Setup of oak:
==> flow/design.v (excerpt) <==
module breakout(
    input  clk,
    input  rst,
    input  rota,
    input  rotb,
    input  de,
    output red,
    output green,
    output blue,
    output hsync,
    output vsync
    );
wire [9:0] xpos;
wire [9:0] ypos;
signal_generator signal_generator_inst(clk, rst, hsync, vsync, xpos, ypos);
game game_inst(clk, rst, xpos, ypos, ~rota, ~rotb, ~de, red, green, blue);
endmodule
clock: 7.37 ns
lec_check: 0
abc_area: 1
cap_margin: 20
core_margin: 2
core_utilization: 72
cts_cluster_diameter: 99
cts_cluster_size: 16
gpl_routability_driven: 1
gpl_timing_driven: 1
place_density_lb_addon: 0.19
setup_slack_margin: 1.98
slew_margin: 25
run.sh (not shown) runs the stock make flow with config.mk's settings and CLKGATE_MAP_FILE=.
[inputs] pine vs oak
Settings: GPL_ROUTABILITY_DRIVEN changed from 1 to 0; PLACE_DENSITY_LB_ADDON changed from 0.19 to 0.0; CTS_CLUSTER_SIZE removed (was 16); ABC_AREA changed from 1 to 0; SLEW_MARGIN changed from 25 to 10; SETUP_SLACK_MARGIN changed from 1.98 to 2.19.
Results
Global-route usage is lower on pine
Measured against each other, pine and oak differ in fraction of power consumed by the clock network, the higher figure coming from pine.
STATUS least setup slack across all paths after layout: pine loses against oak
Taking oak as the reference point, the cell count after placement of pine falls by 563.
Taking pine as 1.0, oak lands at 1.13 on detailed-route wire length.
Modified inputs, birch compared to pine
Settings: GPL_ROUTABILITY_DRIVEN: 0 -> unset; PLACE_DENSITY_LB_ADDON: 0.0 -> unset; CORE_UTILIZATION: 72 -> 66; SLEW_MARGIN: 10 -> 20; SETUP_SLACK_MARGIN: 2.19 -> 1.95; CTS_CLUSTER_DIAMETER: 99 -> unset; ABC_AREA: 0 -> 1; GPL_TIMING_DRIVEN: 1 -> unset.
Notes after the runs:
Summary of birch over pine: sequential cell area share dropped 2.4 points, static leakage climbed 30%, register area dropped 0.53%.
pine → birch: number of fillers in the final layout rose 615; shortest period the worst path allows went down.
pine finished end to end and its layout was clean on timing, DRC and antenna.
Per the final summary, birch finished and its layout is clean on timing, DRC and antenna.
Input-level comparison between maple and birch:
Settings: putting PLACE_DENSITY_LB_ADDON at 0.15 where nothing was set; swapping 66 for 70 in CORE_UTILIZATION; putting CTS_CLUSTER_SIZE at 16 where nothing was set.
==> comparison <==
- Number of inverters outside the clock class in the layout came out exactly the same in maple and birch.
- Looking at number of fillers in the final layout across maple and birch, the one that comes out higher is birch.
- On die size: maple sits below birch.
- Between maple and birch, the difference in clock-pin slew on the worst setup and hold paths is negligible.
- maple vs. birch: flip-flop and latch area ~0 delta, clock buffer instance count of the final layout -2, sequential cell count ~0 delta, final worst-path setup slack -24 ps.
- maple against birch: post-CTS setup buffer count now sits at about the same level; violation count after the first detailed-routing iteration now sits higher.
## Diff of input files: cedar against maple
Settings: a change of CTS_CLUSTER_SIZE from 16 to 97.
Reported for maple and cedar, total power turned out identical to the last digit. Synthesis-to-finish area growth: cedar vs maple identical. On count of clock-net buffers in the final layout, maple and cedar are basically level. The power in combinational cells was comparable across maple and cedar. Diff maple..cedar | initial antenna violation count | unchanged. Re cell area: no difference whatsoever between cedar and maple. As far as worst-case headroom to the max-slew limit goes, maple and cedar are indistinguishable; the numbers are identical.

Setup of north:
Starting RTL as in the previous note.
clock: 16.3 ns
lec_check: 0
abc_area: 1
cap_margin: 30
core_margin: 2
core_utilization: 72
cts_cluster_size: 76
hold_slack_margin: 0.3
setup_slack_margin: -1.27
slew_margin: 20
Every stage of the flow completed for north, and the final layout passed the timing, design-rule and antenna checks.
The inputs of south differ from those of north as listed below.
- swapping 72 for 68 in CORE_UTILIZATION
- clearing CTS_CLUSTER_SIZE, which used to be 76
==> comparison <==
Sort north and south by part of the total power dissipated in the clock network asc -> top: north
Sort north and south by post-placement setup slack, descending, and south comes first.
south — overall die height about 2.8% higher, north as reference
Going from north to south, fraction of area in non-clock buffers barely changed; cell area held steady; final critical path time including I/O delays and setup has decreased; total power of the final layout rose by 0.000021 W; final worst-path cycle share went down.
south: final core utilization 3.5 points below north
south and north ended up with roughly the same number of global-route vias before repair.
Setup changes, south to east
- removing HOLD_SLACK_MARGIN (formerly 0.3)
- changing CAP_MARGIN from 30 to 20
- removing SETUP_SLACK_MARGIN (formerly -1.27)
- changing CORE_UTILIZATION from 68 to 24
- removing ABC_AREA (formerly 1)
- changing the clock period (ns, I/O delays scaled along) from 16.3 to 57.6
[summary]
- east | stages: all done | timing, DRC, antenna: all pass
- | worst hold slack across all endpoints | lower: east |
- Setup slack: east more than south
- Run comparison: east dominant kind of combinational cell AND-OR/OR-AND gates; south dominant kind of combinational cell simple AND/OR/NAND/NOR gates
- In the tables for south and east, filler-free cell count of the finished design reads lower with east.
Changes in west relative to east:
- SETUP_SLACK_MARGIN now 1.78, previously not set
- CTS_CLUSTER_SIZE now 10, previously not set
- ABC_AREA now 1, previously not set
- CORE_UTILIZATION now 72, was 24
- the clock period (ns, I/O delays scaled along) now 5.97, was 57.6
==> results <==
- west completed; timing, DRC and antenna clean
- Compared with east, in west die area shrank by 29000 µm², worst setup slack shrank by 39.28 ns.
- Per the comparison of west with east, wire length of the first global-routing pass up about 17%, transition time of the tightest slew-check pin increased by 0.090 ns relative to the old numbers, number of tap cells inserted -about 60%.
- A capturing element of the worst setup path of blue is what east shows, while green belongs to west.
- When west is set beside east, its share of the clock period used by the worst path turns out to be 44 points larger.
- Taking east as the reference, in west relative area change from synthesis to final layout shows a reduction of 2.9 points, data required time of the worst path shows a reduction of 41.30 ns, switching portion of total power shows an increase of 2.1 points.

== run A ==
Starting RTL as in the previous note.
==> flow/config.mk <==
export PLATFORM = sky130hd
export DESIGN_NAME = breakout
export DESIGN_NICKNAME = breakout
export VERILOG_FILES = /design/flow/design.v
export SDC_FILE = /design/flow/constraint.sdc
export NUM_CORES = 4
export LEC_CHECK = 0
export CAP_MARGIN = 20
export CORE_ASPECT_RATIO = 0.5
export CORE_MARGIN = 2
export CORE_UTILIZATION = 56
export CTS_CLUSTER_DIAMETER = 391
export CTS_CLUSTER_SIZE = 48
export PLACE_DENSITY = 0.35
export SETUP_SLACK_MARGIN = 5.0
export SLEW_MARGIN = 35
export TNS_END_PERCENT = 40
==> flow/constraint.sdc <==
create_clock -name core_clock -period 40.0 [get_ports {clk}]
set_input_delay 8.0000 -clock core_clock [delete_from_list [all_inputs] [get_ports {clk}]]
set_output_delay 8.0000 -clock core_clock [all_outputs]
set_load 0.01 [all_outputs]
Run A reached the final stage; the timing, design-rule and antenna checks on its layout passed.
The following lists how run B was set up differently from run A:
Settings: a deleted SETUP_SLACK_MARGIN that had been 5.0; an added GPL_TIMING_DRIVEN of 0; a deleted CTS_CLUSTER_SIZE that had been 48; an added MIN_ROUTING_LAYER of met2; a deleted CTS_CLUSTER_DIAMETER that had been 391; an added CELL_PAD_IN_SITES_DETAIL_PLACEMENT of 2; a change of CORE_UTILIZATION from 56 to 40; a deleted CORE_ASPECT_RATIO that had been 0.5; a deleted PLACE_DENSITY that had been 0.35; an added ABC_AREA of 1; an added CELL_PAD_IN_SITES_GLOBAL_PLACEMENT of 1; an added HOLD_SLACK_MARGIN of 0.28; a change of SLEW_MARGIN from 35 to 20; a change of TNS_END_PERCENT from 40 to 70; a change of CORE_MARGIN from 2 to 5.
Number of unique standard cell types used by synthesis sits lower in run B than in run A. Route | run B vs run A | wire longer in run B. | count of clock buffers in the final design | lower: run B |.
#### Input delta (run C over run B)
Settings: CELL_PAD_IN_SITES_GLOBAL_PLACEMENT: 1 -> unset; CORE_ASPECT_RATIO: unset -> 1.99; ABC_AREA: 1 -> unset; CTS_CLUSTER_DIAMETER: unset -> 391; CORE_MARGIN: 5 -> 2; GPL_TIMING_DRIVEN: 0 -> unset; SLEW_MARGIN: 20 -> 35; CORE_UTILIZATION: 40 -> 56; CELL_PAD_IN_SITES_DETAIL_PLACEMENT: 2 -> unset; PLACE_DENSITY: unset -> 0.35; CTS_CLUSTER_SIZE: unset -> 48; MIN_ROUTING_LAYER: met2 -> unset; TNS_END_PERCENT: 70 -> unset; HOLD_SLACK_MARGIN: 0.28 -> unset.
Results
Run B → run C: yosys synthesis chip area dropped about 11%, sequential portion of the cell area climbed 3.7 points.
Cmp run B and run C / total routing resource utilization after global routing / lower: run C
[run C vs run B] total power of the final layout: lower in run C
Critical path depth: lower on run B
Delta (run C minus run B): combinational share of cell area saw an increase; worst setup slack dropped 0.19 ns; post-synthesis mux area share climbed 0.54 points; design area decreased by 0.0016 sq mm relative to the old numbers; global-route wire length before repair now smaller.
In terms of portion of total power attributed to the clock network, run B and run C differ only marginally.
Of the two values seen for largest family of logic cells by area, simple AND/OR/NAND/NOR gates was produced by run B and AND-OR/OR-AND gates by run C.

## JK
breakout again, from the RTL that the note above started with.
Settings: LEC_CHECK=0, ABC_AREA=1, CAP_MARGIN=20, CORE_MARGIN=2, CORE_UTILIZATION=72, CTS_CLUSTER_DIAMETER=99, CTS_CLUSTER_SIZE=99, GPL_ROUTABILITY_DRIVEN=1, GPL_TIMING_DRIVEN=1, PLACE_DENSITY_LB_ADDON=0.11, SETUP_SLACK_MARGIN=1.98, SLEW_MARGIN=25; clock period 7.37 ns.
JK reached the end of the flow, and the finished layout is clean on the timing, design-rule and antenna checks.
Modified inputs, MS compared to JK
- CTS_CLUSTER_SIZE removed (was 99)
- ABC_AREA changed from 1 to 0
- PLACE_DENSITY_LB_ADDON changed from 0.11 to 0.0
### Flow results
From JK to MS the numbers moved as follows: fmax -3.3%, tally of filler cells in the layout has decreased.
Looking at main kind of combinational logic by area, the simple AND/OR/NAND/NOR gates result is from JK; the AND-OR/OR-AND gates one comes from MS.
Delta(number of cell rows, MS - JK) < 0
Delta (MS minus JK): power share of the clock group went up by 1.2 points, area of the synthesized netlist per yosys stat went down by 0.0014 mm^2, smallest setup slack after layout went down by 0.18 ns.
What AL does differently from MS at the input level:
- GPL_TIMING_DRIVEN: 1 -> unset
- SETUP_SLACK_MARGIN: 1.98 -> 1.95
- GPL_ROUTABILITY_DRIVEN: 1 -> unset
- ABC_AREA: 0 -> 1
- SLEW_MARGIN: 25 -> 20
- PLACE_DENSITY_LB_ADDON: 0.0 -> 0.01
- CTS_CLUSTER_DIAMETER: 99 -> 202
Notes after the runs:
Summary of AL over MS: count of clock-buffer cells in the layout now sits at about the same level, mux contribution to synthesized area down 0.54 points, worst setup slack saw an increase.
Having completed the whole flow, AL delivered a layout that passed the timing, design-rule and antenna checks.
Going from MS to AL, critical path depth held; number of DRC markers in iteration 0 went up 24%.
Delta (AL minus MS): net switching share of the total power climbed 3.4 points; worst hold slack climbed 0.0082 ns; detailed placer's ending HPWL climbed about 20%.
Summary of AL over MS: global-route usage up 0.54 points, mean cell area of the mapped netlist went down, cell resize tally after clock tree synthesis fell 29.
Changes in TR relative to AL:
- CTS_CLUSTER_DIAMETER no longer set, was 202
- CORE_UTILIZATION now 68, was 72
- PLACE_DENSITY_LB_ADDON no longer set, was 0.01
From AL to TR, number of top-level design ports did not move at all. TR ends up with a worst IR drop on VDD that is about 7% higher than in AL. Compared to AL, TR leaves more free space in the core. Compared with AL, in TR count of clock-buffer cells in the layout shows no meaningful change; total number of vias shows a reduction of about 1.4%; clock latency on the worst-skew pair shows no meaningful change. Between TR and AL, the final area does not differ in any meaningful way. Cmp TR and AL / post-route worst setup slack / lower: AL. Relative slew slack came out higher on TR than on AL. On routed wire length, TR does better than AL. Diff AL..TR | number of standard cells in the layout, taps in and fillers out | negligible.

Setup of zinc:
breakout again, from the RTL that the note above started with.
Settings: LEC_CHECK=0, ABC_AREA=1, CAP_MARGIN=0, CORE_ASPECT_RATIO=1.32, CORE_MARGIN=2, CORE_UTILIZATION=72, CTS_CLUSTER_SIZE=10, HOLD_SLACK_MARGIN=0.27, PLACE_DENSITY=0.36, SETUP_SLACK_MARGIN=2.08, SLEW_MARGIN=40, TNS_END_PERCENT=5; clock period 7.37 ns.
zinc closes out successfully: all stages finished, all timing, DRC and antenna checks passed.
For raven, these inputs were changed with respect to zinc:
- removing CORE_ASPECT_RATIO (formerly 1.32)
- changing CORE_UTILIZATION from 72 to 70
- removing TNS_END_PERCENT (formerly 5)
- removing HOLD_SLACK_MARGIN (formerly 0.27)
- changing SLEW_MARGIN from 40 to 20
- changing SETUP_SLACK_MARGIN from 2.08 to 1.95
- changing CAP_MARGIN from 0 to 20
- setting PLACE_DENSITY_LB_ADDON to 0.16 for the first time
- removing PLACE_DENSITY (formerly 0.36)
- changing CTS_CLUSTER_SIZE from 10 to 16
[summary]
No stage failed in raven, and the final checks on the layout all came back clean. Of raven and zinc, zinc shows the higher total wirelength of the detailed-routed design, with raven below it. raven against zinc: tally of clock buffers in the finished layout +1, worst setup slack -0.10 ns, worst hold slack -0.0080 ns.
--- input diff raven..sierra ---
- CAP_MARGIN: 20 -> 40
- PLACE_DENSITY_LB_ADDON: 0.16 -> 0.29
- CTS_CLUSTER_SIZE: 16 -> 10
- HOLD_SLACK_MARGIN: unset -> 0.28
- SETUP_SLACK_MARGIN: 1.95 -> 2.08
- CORE_UTILIZATION: 70 -> 72
Notes after the runs:
Delta(met3 wire length, sierra - raven) < 0. Summary of sierra over raven: clock group power has increased; clock-pin slew of the registers on the worst-case setup and hold paths has remained practically unchanged. The synthesized area on sierra is in line with that on raven. As far as worst hold slack is concerned, raven and sierra perform about the same. Cmp sierra vs raven: total track usage higher in sierra. raven ended up with dfxtp_1 as its standard cell with the maximum stage delay on the critical path; sierra ended up with clkdlybuf4s50_1.

breakout again, from the RTL that the note above started with.
export LEC_CHECK = 0
export ABC_AREA = 0
export CAP_MARGIN = 20
export CORE_MARGIN = 2
export CORE_UTILIZATION = 71
export CTS_CLUSTER_DIAMETER = 256
export CTS_CLUSTER_SIZE = 64
export GPL_ROUTABILITY_DRIVEN = 1
export GPL_TIMING_DRIVEN = 1
export MAX_ROUTING_LAYER = met4
export PLACE_DENSITY_LB_ADDON = 0.25
export SETUP_SLACK_MARGIN = 1.39
export SLEW_MARGIN = 25
create_clock -name core_clock -period 8.98 [get_ports {clk}]
The starting point passed the timing, design-rule and antenna checks.
Edit:
--- a/flow/config.mk
+++ b/flow/config.mk
@@ -9,11 +9,11 @@
 export CAP_MARGIN = 20
 export CORE_MARGIN = 2
-export CORE_UTILIZATION = 71
-export CTS_CLUSTER_DIAMETER = 256
-export CTS_CLUSTER_SIZE = 64
+export CORE_UTILIZATION = 31
+export CTS_CLUSTER_DIAMETER = 400
+export CTS_CLUSTER_SIZE = 93
 export GPL_ROUTABILITY_DRIVEN = 1
 export GPL_TIMING_DRIVEN = 1
-export MAX_ROUTING_LAYER = met4
-export PLACE_DENSITY_LB_ADDON = 0.25
+export PLACE_DENSITY = 0.5
 export SETUP_SLACK_MARGIN = 1.39
 export SLEW_MARGIN = 25
+export TNS_END_PERCENT = 15
==> flow/constraint.sdc (replaced) <==
create_clock -name core_clock -period 18.1 [get_ports {clk}]
set_input_delay 3.6200 -clock core_clock [delete_from_list [all_inputs] [get_ports {clk}]]
set_output_delay 3.6200 -clock core_clock [all_outputs]
set_load 0.01 [all_outputs]
What happened: The changed run went through all stages and came out clean. Non-clock buffer count fell by 1. Total power went down by 51%. Sequential power fell by about 50%. Core utilization shrinks by 44 points.
Edit:
--- a/flow/config.mk
+++ b/flow/config.mk
@@ -9,11 +9,8 @@
 export CAP_MARGIN = 20
 export CORE_MARGIN = 2
-export CORE_UTILIZATION = 31
-export CTS_CLUSTER_DIAMETER = 400
-export CTS_CLUSTER_SIZE = 93
+export CORE_UTILIZATION = 66
+export CTS_CLUSTER_DIAMETER = 99
 export GPL_ROUTABILITY_DRIVEN = 1
 export GPL_TIMING_DRIVEN = 1
-export PLACE_DENSITY = 0.5
 export SETUP_SLACK_MARGIN = 1.39
 export SLEW_MARGIN = 25
-export TNS_END_PERCENT = 15
==> flow/constraint.sdc (replaced) <==
create_clock -name core_clock -period 7.37 [get_ports {clk}]
set_input_delay 1.4740 -clock core_clock [delete_from_list [all_inputs] [get_ports {clk}]]
set_output_delay 1.4740 -clock core_clock [all_outputs]
set_load 0.01 [all_outputs]
Effect:
- via count rises by 3.0%
- total power came out higher by 150%
- utilization is higher by 38 points
- cell area came out lower by about 2%
- worst setup slack is worse by 7600 ps
- sequential power rises by about 140%
Edit:
--- a/flow/config.mk
+++ b/flow/config.mk
@@ -6,11 +6,12 @@
 export NUM_CORES = 4
 export LEC_CHECK = 0
-export ABC_AREA = 0
+export ABC_AREA = 1
 export CAP_MARGIN = 20
 export CORE_MARGIN = 2
-export CORE_UTILIZATION = 66
+export CORE_UTILIZATION = 72
 export CTS_CLUSTER_DIAMETER = 99
 export GPL_ROUTABILITY_DRIVEN = 1
 export GPL_TIMING_DRIVEN = 1
-export SETUP_SLACK_MARGIN = 1.39
+export PLACE_DENSITY_LB_ADDON = 0.01
+export SETUP_SLACK_MARGIN = -0.12
 export SLEW_MARGIN = 25
After rerunning: Hold slack improved by 17 ps. Die size goes up by a few percent. Global-route usage went up by 4.1 points. Final cell count goes up by a quarter to a third. Core utilization grows by 4.7 points. Combinational power is higher by a quarter to a third.
Edit:
--- a/flow/config.mk
+++ b/flow/config.mk
@@ -10,8 +10,5 @@
 export CORE_MARGIN = 2
 export CORE_UTILIZATION = 72
-export CTS_CLUSTER_DIAMETER = 99
-export GPL_ROUTABILITY_DRIVEN = 1
-export GPL_TIMING_DRIVEN = 1
-export PLACE_DENSITY_LB_ADDON = 0.01
-export SETUP_SLACK_MARGIN = -0.12
-export SLEW_MARGIN = 25
+export CTS_CLUSTER_SIZE = 10
+export SETUP_SLACK_MARGIN = 2.08
+export SLEW_MARGIN = 20
Design area increases slightly.
Critical path depth is unchanged.
Sequential share of layout area is about the same.
Edit:
--- a/flow/config.mk
+++ b/flow/config.mk
@@ -7,8 +7,11 @@
 export LEC_CHECK = 0
 export ABC_AREA = 1
-export CAP_MARGIN = 20
+export CAP_MARGIN = 40
+export CORE_ASPECT_RATIO = 1.32
 export CORE_MARGIN = 2
 export CORE_UTILIZATION = 72
 export CTS_CLUSTER_SIZE = 10
+export HOLD_SLACK_MARGIN = 0.28
+export PLACE_DENSITY = 0.4
 export SETUP_SLACK_MARGIN = 2.08
-export SLEW_MARGIN = 20
+export SLEW_MARGIN = 40
The new run finished clean.
Sequential cell count is unchanged.
Utilization is higher by 0.16 points.
Critical path depth is lower by 4.
Worst setup slack improves by 69 ps.
Global-route usage stays flat.
Routed wire length is higher by 1.1%.
Design area stays flat.
No activity file was given, so power comes from the tool's default toggle rates.
